==> inputs of run G <==
// ATM_TOP
module ATM_TOP #(parameter  P_WIDTH = 16,
                            B_WIDTH = 20, 
							C_WIDTH = 6)
( 
    input   wire                    clk,
    input   wire                    rst,
	input wire [C_WIDTH-1:0]         card_number,
	input wire                       card_in,
    input wire                      button_0,
    input wire                      button_1,
    input wire                      button_2,
    input wire                      button_3,
    input wire                      button_4,
    input wire                      button_5,
    input wire                      button_6,
    input wire                      button_7,
    input wire                      button_8,
    input wire                      button_9,
    input wire                      enter_button,
    input wire                      cancel_button,
    input wire                      withdraw_button,
    input wire                      deposit_button,
    input wire                      show_balance,
	input wire                      another_service,
    input wire                      English_button,
    input wire                      Arabic_button,
	input wire                      multiple_100_button,
    input wire                      multiple_1000_button,
    input wire     [B_WIDTH-1:0]     actual_deposit_value,
	input wire [31:0]                threshold,
	output wire	                         card_out,
	output wire  [B_WIDTH-1:0]     updated_balance,  
	output wire                    operation_done, 
	output wire                    error,
	output wire                    wrong_password
	);
make LEC_CHECK=0 ABC_AREA=0 CAP_MARGIN=20 CELL_PAD_IN_SITES_GLOBAL_PLACEMENT=2 CORE_MARGIN=8 CORE_UTILIZATION=40 CTS_CLUSTER_DIAMETER=307 CTS_CLUSTER_SIZE=14 SETUP_SLACK_MARGIN=0.53 SLEW_MARGIN=15 TNS_END_PERCENT=85 finish   # period 6.45 ns
run.sh (not shown) runs the stock make flow with config.mk's settings and CLKGATE_MAP_FILE=.
==> run Z: changes against run G <==
Settings changed: CELL_PAD_IN_SITES_GLOBAL_PLACEMENT 2 to default, CORE_MARGIN 8 to 2, CORE_UTILIZATION 40 to 72, CTS_CLUSTER_DIAMETER 307 to 196, CTS_CLUSTER_SIZE 14 to default, PLACE_DENSITY_LB_ADDON from default to 0.28, SETUP_SLACK_MARGIN 0.53 to 1.01, SLEW_MARGIN 15 to 20, TNS_END_PERCENT 85 to default.
==> flow/constraint.sdc (replaced) <==
create_clock -name core_clock -period 3.39 [get_ports {clk}]
set_input_delay 0.6780 -clock core_clock [delete_from_list [all_inputs] [get_ports {clk}]]
set_output_delay 0.6780 -clock core_clock [all_outputs]
set_load 0.01 [all_outputs]
==> summary of the runs <==
- In area after synthesis, run Z and run G do not differ.
- In synthesized cell count, run Z and run G do not differ.
- Run G completed with no timing, DRC or antenna violations. Run Z died in global routing (5_1_grt) with GRT-0116.
- Between run G and run Z, the lower die area is in run Z (gap 98%, measured against run Z).

---

==> inputs of yarrow <==
Starting RTL as in the previous note.
make LEC_CHECK=0 ABC_AREA=0 CAP_MARGIN=20 CORE_MARGIN=2 CORE_UTILIZATION=72 CTS_CLUSTER_DIAMETER=196 CTS_CLUSTER_SIZE=13 PLACE_DENSITY_LB_ADDON=0.28 SETUP_SLACK_MARGIN=0.94 SLEW_MARGIN=20 finish   # period 3.39 ns
==> onyx (differences from yarrow) <==
==> flow/config.mk (replaced) <==
export PLATFORM = sky130hd
export DESIGN_NAME = ATM_TOP
export DESIGN_NICKNAME = ATM_TOP
export VERILOG_FILES = /design/flow/design.v
export SDC_FILE = /design/flow/constraint.sdc
export NUM_CORES = 4
export LEC_CHECK = 0
export CAP_MARGIN = 20
export CORE_MARGIN = 2
export CORE_UTILIZATION = 15
export SLEW_MARGIN = 20
==> flow/constraint.sdc (replaced) <==
create_clock -name core_clock -period 7.4 [get_ports {clk}]
set_input_delay 1.4800 -clock core_clock [delete_from_list [all_inputs] [get_ports {clk}]]
set_output_delay 1.4800 -clock core_clock [all_outputs]
set_load 0.01 [all_outputs]
==> notes <==
In area after synthesis, yarrow and onyx do not differ. Synthesized cell count is the same in onyx and yarrow. yarrow failed in 5_1_grt. onyx completed without violations. In yarrow the die size is lower than in onyx, by 79%.
==> figures <==
| metric | yarrow | onyx |
|---|---|---|
| Outcome | stopped before the end | no timing/DRC/antenna violations |
| Stage where the flow stopped | 5_1_grt | - |
| Full die area | 26,800 µm² | 125,000 µm² |
| Htree depth | 1 | 2 |
| Vertical die dimension | 164 µm | 354 µm |
| Cell resize tally after clock tree synthesis | 81 | 0 |
| Placed cell areas | 21,700 µm² | 21,300 µm² |
| Row count | 58 | 128 |
| Dpl ws | -0.472 ns | 1.33 ns |
| HPWL after detailed placement | 39,200 µm | 36,700 µm |
| Width of the die | 164 µm | 354 µm |
| CTS Buf Count | 30 | 37 |
| Post CTS Setup Buffer Count | 11 | 0 |
| Pre-placement core utilization | 73.2% | 15.1% |
| Placed Cells incl. Taps | 2,234 | 3,394 |

---

==> v1: inputs <==
ATM_TOP again, from the RTL that the note above started with.
Settings: LEC_CHECK=0, ABC_AREA=0, CAP_MARGIN=20, CELL_PAD_IN_SITES_GLOBAL_PLACEMENT=2, CORE_MARGIN=8, CORE_UTILIZATION=40, CTS_CLUSTER_DIAMETER=155, CTS_CLUSTER_SIZE=14, SETUP_SLACK_MARGIN=0.53, SLEW_MARGIN=20, TNS_END_PERCENT=85; clock period 6.0 ns.
==> v21 (differences from v1) <==
==> flow/config.mk (replaced) <==
export PLATFORM = sky130hd
export DESIGN_NAME = ATM_TOP
export DESIGN_NICKNAME = ATM_TOP
export VERILOG_FILES = /design/flow/design.v
export SDC_FILE = /design/flow/constraint.sdc
export NUM_CORES = 4
export LEC_CHECK = 0
export CAP_MARGIN = 20
export CORE_MARGIN = 2
export CORE_UTILIZATION = 40
export SETUP_SLACK_MARGIN = 1.37
export SLEW_MARGIN = 20
==> flow/constraint.sdc (replaced) <==
create_clock -name core_clock -period 5.35 [get_ports {clk}]
set_input_delay 1.0700 -clock core_clock [delete_from_list [all_inputs] [get_ports {clk}]]
set_output_delay 1.0700 -clock core_clock [all_outputs]
set_load 0.01 [all_outputs]
==> v3 (differences from v1) <==
==> flow/config.mk (replaced) <==
export PLATFORM = sky130hd
export DESIGN_NAME = ATM_TOP
export DESIGN_NICKNAME = ATM_TOP
export VERILOG_FILES = /design/flow/design.v
export SDC_FILE = /design/flow/constraint.sdc
export NUM_CORES = 4
export LEC_CHECK = 0
export CAP_MARGIN = 20
export CORE_MARGIN = 2
export CORE_UTILIZATION = 70
export CTS_CLUSTER_SIZE = 38
export PLACE_DENSITY = 0.64
export SETUP_SLACK_MARGIN = 1.17
export SLEW_MARGIN = 20
==> flow/constraint.sdc (replaced) <==
create_clock -name core_clock -period 4.28 [get_ports {clk}]
set_input_delay 0.8560 -clock core_clock [delete_from_list [all_inputs] [get_ports {clk}]]
set_output_delay 0.8560 -clock core_clock [all_outputs]
set_load 0.01 [all_outputs]
==> summary of the runs <==
Area after synthesis is the same in v3 and v21.
Clock skew: v21 > v3 > v1.
Non-clock buffer count, lowest first: v1, v21, v3.
The highest worst hold slack belongs to v1, the lowest to v3.
In sequential cell count, v21 and v1 do not differ.
==> figures <==
Combinational share of cell area: v3 43.0%; v1 42.7%; v21 41.8%
Critical path arrival: v3 4.26 ns; v1 4.03 ns; v21 2.94 ns
Leakage component of the power: v3 10.2 nW; v1 9.09 nW; v21 9.46 nW
End point of the critical path: v3 U0_ATM_FSM.updated_balance[19]$_DFFE_PN0P_; v1 operation_done; v21 operation_done
Clock buf count: v3 61; v1 52; v21 61
Met2 track demand over resource: v3 59.2%; v1 31.8%; v21 33.5%
Detailed Place HPWL: v3 32600 um; v1 39200 um; v21 34500 um
Fin crit share: v3 91.1%; v1 87.1%; v21 75.0%
Number of iterations in the first detailed-routing pass: v3 12; v1 7; v21 7
Multi-input combinational gate total: v3 1235; v1 1234; v21 1234
Source of the critical timing path: v3 U0_user_interface.entry_value[8]$_DFFE_PN0P_; v1 actual_deposit_value[17]; v21 actual_deposit_value[11]
Run status: v3 complete, no violations; v1 complete, no violations; v21 complete, no violations

---

==> inputs of build 33 <==
Starting RTL as in the previous note.
export LEC_CHECK = 0
export ABC_AREA = 1
export CAP_MARGIN = 0
export CORE_MARGIN = 2
export CORE_UTILIZATION = 72
export CTS_CLUSTER_DIAMETER = 355
export CTS_CLUSTER_SIZE = 96
export PLACE_DENSITY = 0.4
export SLEW_MARGIN = 20
create_clock -name core_clock -period 2.14 [get_ports {clk}]
==> inputs of build 45, as changes to build 33 <==
ABC_AREA = default   (was 1)
CAP_MARGIN = 20   (was 0)
CORE_MARGIN = 6   (was 2)
CORE_UTILIZATION = 40   (was 72)
CTS_CLUSTER_DIAMETER = default   (was 355)
CTS_CLUSTER_SIZE = 14   (was 96)
PLACE_DENSITY = default   (was 0.4)
TNS_END_PERCENT = 85   (was default)
==> flow/constraint.sdc (replaced) <==
create_clock -name core_clock -period 6.0 [get_ports {clk}]
set_input_delay 1.2000 -clock core_clock [delete_from_list [all_inputs] [get_ports {clk}]]
set_output_delay 1.2000 -clock core_clock [all_outputs]
set_load 0.01 [all_outputs]
==> inputs of build 24, as changes to build 33 <==
ABC_AREA = default   (was 1)
CAP_MARGIN = 5   (was 0)
CTS_CLUSTER_DIAMETER = default   (was 355)
CTS_CLUSTER_SIZE = 22   (was 96)
PLACE_DENSITY = 0.66   (was 0.4)
SETUP_SLACK_MARGIN = -0.35   (was default)
==> flow/constraint.sdc (replaced) <==
create_clock -name core_clock -period 3.7 [get_ports {clk}]
set_input_delay 0.7400 -clock core_clock [delete_from_list [all_inputs] [get_ports {clk}]]
set_output_delay 0.7400 -clock core_clock [all_outputs]
set_load 0.01 [all_outputs]
==> qor.json <==
{
  "floorplanning": {
    "chipHeight_microns": 164,
    "core_util_floorplan_pct": 73.2,
    "chip_area_sq_um": 26800
  },
  "place": {
    "post_dp_cell_area_sq_um": 20300,
    "place.detailed.hpwl_mm": 33.7,
    "routabilityCongestion": 0.935
  },
  "synth": {
    "most_common_library_cells_after_synthesis": "sky130_fd_sc_hd__dfrtp_1 (294), sky130_fd_sc_hd__mux2_2 (231), sky130_fd_sc_hd__nor2_1 (157)",
    "synth.cellmix.compoundShare_pct": 13.0,
    "number_of_unique_standard_cell_types_used_by_synthesis": 70,
    "syn_avg_cell_area_sq_um": 10.5,
    "mux_share_pct": 15.3,
    "synth_seq_share_pct": 48.2,
    "yosys-stat-cells": 1748,
    "syn_nets": 1873
  },
  "run_status": {
    "check-failures": "setup timing",
    "outcome": "finished with violations"
  },
  "final_timing": {
    "finalWorstSetupSlack_ps": -242,
    "setup_viol": 3
  }
}
The numbers above come from build 24.

==> qor.json <==
{
  "run_status": {
    "outcome": "aborted with a tool error",
    "stop_stage": "clock tree synthesis (4_1_cts)",
    "toolErrorMsg": "[ERROR DPL-0033] detailed placement checks failed during check placement."
  },
  "place": {
    "post_dp_cell_area_sq_um": 23500
  },
  "synth": {
    "syn_nets": 2741,
    "most_common_library_cells_after_synthesis": "sky130_fd_sc_hd__nand2_1 (868), sky130_fd_sc_hd__nand3_1 (323), sky130_fd_sc_hd__dfrtp_1 (294)",
    "yosys-stat-cells": 2616,
    "synth.cellmix.compoundShare_pct": 9.11,
    "synth_seq_share_pct": 45.2,
    "syn_avg_cell_area_sq_um": 7.49,
    "mux_share_pct": 0
  },
  "floorplanning": {
    "chipHeight_microns": 169
  }
}
The numbers above come from build 33.

==> qor.json <==
{
  "final_timing": {
    "setup_viol": 0
  },
  "synth": {
    "yosys-stat-cells": 1748,
    "number_of_unique_standard_cell_types_used_by_synthesis": 70,
    "syn_nets": 1873
  },
  "place": {
    "place.detailed.hpwl_mm": 34.6,
    "routabilityCongestion": 0.902
  },
  "floorplanning": {
    "chipHeight_microns": 226,
    "core_util_floorplan_pct": 40.5,
    "chip_area_sq_um": 51200
  },
  "run_status": {
    "outcome": "complete, no violations"
  }
}
The numbers above come from build 45.

Power figures rest on the tool's default switching activity, not on a simulated workload.
